the previous run:
// kmer_hash_top
module kmer_hash_top(
    input  logic        clk_out,
    input  logic        reset,         
    input  logic        in_valid,
    input  logic [7:0]  in_char,
    output logic        in_ready,
    output logic        out_valid,
    output logic [63:0] out_hash,
    output logic [5:0]  out_ldz,
    output logic [31:0] out_sum
);
make LEC_CHECK=0 ABC_AREA=1 CAP_MARGIN=0 CORE_MARGIN=2 CORE_UTILIZATION=71 CTS_CLUSTER_DIAMETER=223 PLACE_DENSITY=0.4 SETUP_SLACK_MARGIN=-0.18 SLEW_MARGIN=20 finish   # period 4.93 ns
run.sh (not shown) runs the stock make flow with config.mk's settings and CLKGATE_MAP_FILE=.
Ran to the end and failed final checks on negative setup slack: the previous run.
Input-level comparison between the current run and the previous run:
# the previous run
export LEC_CHECK = 0
export ABC_AREA = 1
export CAP_MARGIN = 0
export CORE_MARGIN = 2
export CORE_UTILIZATION = 71
export CTS_CLUSTER_DIAMETER = 223
export PLACE_DENSITY = 0.4
export SETUP_SLACK_MARGIN = -0.18
export SLEW_MARGIN = 20
create_clock -name core_clock -period 4.93 [get_ports {clk_out}]
# the current run
export LEC_CHECK = 0
export ABC_AREA = 1
export CAP_MARGIN = 20
export CORE_MARGIN = 2
export CORE_UTILIZATION = 72
export PLACE_DENSITY_LB_ADDON = 0.14
export SLEW_MARGIN = 20
create_clock -name core_clock -period 3.79 [get_ports {clk_out}]
### Flow results
STATUS run=the previous run STAGES=ALL_DONE FINAL_CHECKS=FAILED CAUSE=negative setup slack. The current run: aborted in global routing (5_1_grt) (tool error). Between the previous run and the current run, the post-placement cell area is lower for the previous run. The current run -> the previous run: number of register bits inferred by synthesis delta 0, exact match. From the current run to the previous run, cell count listed in synth_stat.txt did not move at all. Comparing the previous run against the current run, there is no change at all in cell count after synthesis. Changes observed in the current run relative to the previous run: number of standard-cell rows in the floorplan now sits lower, half-perimeter wire length after placement higher. From the current run to the previous run, area fraction in xor and xnor cells did not move at all. Compared with the previous run, height of the die in the current run decreased slightly. Re die area: the current run is 0.0024 mm^2 down on the previous run. Final weighted congestion of routability-driven global placement: the previous run and the current run compared, lower one is the previous run. Compared with the previous run, the current run shows horizontal extent of the die that has gone down slightly.

========
== exp/nickel ==
kmer_hash_top again, from the RTL that the note above started with.
// kmer_hash_top
module kmer_hash_top(
    input  logic        clk_out,
    input  logic        reset,         
    input  logic        in_valid,
    input  logic [7:0]  in_char,
    output logic        in_ready,
    output logic        out_valid,
    output logic [63:0] out_hash,
    output logic [5:0]  out_ldz,
    output logic [31:0] out_sum
);
Settings: LEC_CHECK=0, ABC_AREA=1, CAP_MARGIN=15, CELL_PAD_IN_SITES_DETAIL_PLACEMENT=2, CELL_PAD_IN_SITES_GLOBAL_PLACEMENT=3, CORE_MARGIN=10, CORE_UTILIZATION=21, CTS_CLUSTER_DIAMETER=291, GPL_ROUTABILITY_DRIVEN=0, HOLD_SLACK_MARGIN=0.12, MAX_ROUTING_LAYER=met4, PLACE_DENSITY=0.82, SLEW_MARGIN=25; clock period 5.96 ns.
exp/nickel has completed all stages; timing, DRC and antenna checks passed.
Input-level comparison between exp/delta and exp/nickel:
- MAX_ROUTING_LAYER: met4 -> unset
- SLEW_MARGIN: 25 -> 20
- PLACE_DENSITY_LB_ADDON: unset -> 0.22
- ABC_AREA: 1 -> unset
- CELL_PAD_IN_SITES_GLOBAL_PLACEMENT: 3 -> unset
- CORE_UTILIZATION: 21 -> 71
- PLACE_DENSITY: 0.82 -> unset
- CORE_MARGIN: 10 -> 4
- CTS_CLUSTER_DIAMETER: 291 -> unset
- TNS_END_PERCENT: unset -> 50
- HOLD_SLACK_MARGIN: 0.12 -> unset
- CAP_MARGIN: 15 -> 20
- MIN_ROUTING_LAYER: unset -> met2
- the clock period (ns, I/O delays scaled along): 5.96 -> 7.5
Findings:
exp/delta did not finish; a tool error ended it in detailed placement (3_5_place_dp).
Looking only at sequential share of the synthesized area, and setting everything else aside, the lower value of exp/nickel and exp/delta goes to exp/delta.
From exp/nickel to exp/delta the numbers moved as follows: post-synthesis share of cell area spent on and-or and or-and gates grew by 1.5 points; yosys-reported design area after synthesis grew by 1.1%; post-synthesis instance area grew by 1300 sq um.
Number of cells produced by synthesis shrinks by a few percent when moving from exp/nickel to exp/delta.
Higher die width among exp/nickel and exp/delta: exp/nickel
> inputs changed (exp/delta -> exp/harbor)
- setting ABC_AREA to 1 for the first time
- setting CTS_CLUSTER_SIZE to 34 for the first time
- changing CORE_MARGIN from 4 to 2
- removing MIN_ROUTING_LAYER (formerly met2)
- removing CELL_PAD_IN_SITES_DETAIL_PLACEMENT (formerly 2)
- removing TNS_END_PERCENT (formerly 50)
- removing PLACE_DENSITY_LB_ADDON (formerly 0.22)
- setting MAX_ROUTING_LAYER to met4 for the first time
- removing GPL_ROUTABILITY_DRIVEN (formerly 0)
- setting HOLD_SLACK_MARGIN to 0.29 for the first time
- changing the clock period (ns, I/O delays scaled along) from 7.5 to 3.78
Findings:
- exp/harbor is listed as incomplete: the tool reported an error in global routing (5_1_grt) and the run ended there.
- Diff exp/delta -> exp/harbor: synthesized netlist net count rose by about 2%, synthesized cell area fell by about 1.1%, horizontal die dimension fell by 6.2 um, synthesized cell count rose by about 2.6%, vertical die dimension fell by 6.2 um.
- exp/harbor against exp/delta; post-synthesis area per instance is down by a few percent.
- Side by side, multiplexer fraction of the synthesized cell area turned out lower in exp/harbor than in exp/delta.
## Diff of input files: exp/umber against exp/harbor
- CORE_UTILIZATION now 72, was 71
- ABC_AREA no longer set, was 1
- MAX_ROUTING_LAYER no longer set, was met4
- CTS_CLUSTER_SIZE now 52, was 34
- HOLD_SLACK_MARGIN no longer set, was 0.29
- PLACE_DENSITY now 0.78, previously not set
- the clock period (ns, I/O delays scaled along) now 6.12, was 3.78
Notes after the runs:
- [flow] exp/umber | stages: complete | final checks: fail | reason: negative setup slack
- Number of distinct library cell variants in the gate-level netlist after synthesis, exp/umber and exp/harbor: higher on exp/umber
- Final weighted congestion in routability-driven placement (exp/umber over exp/harbor): decrease, about 3.4%
- exp/umber against exp/harbor: share of the yosys chip area belonging to registers lower, post-synthesis instance area higher.
- Count of flip-flops with a built-in enable after synthesis essentially unchanged between exp/harbor and exp/umber.
- In the tables for exp/umber and exp/harbor, number of buffers added for setup after CTS reads higher with exp/harbor.
- Going from exp/harbor to exp/umber, gate count of the mapped netlist now sits lower, cell row count has decreased.
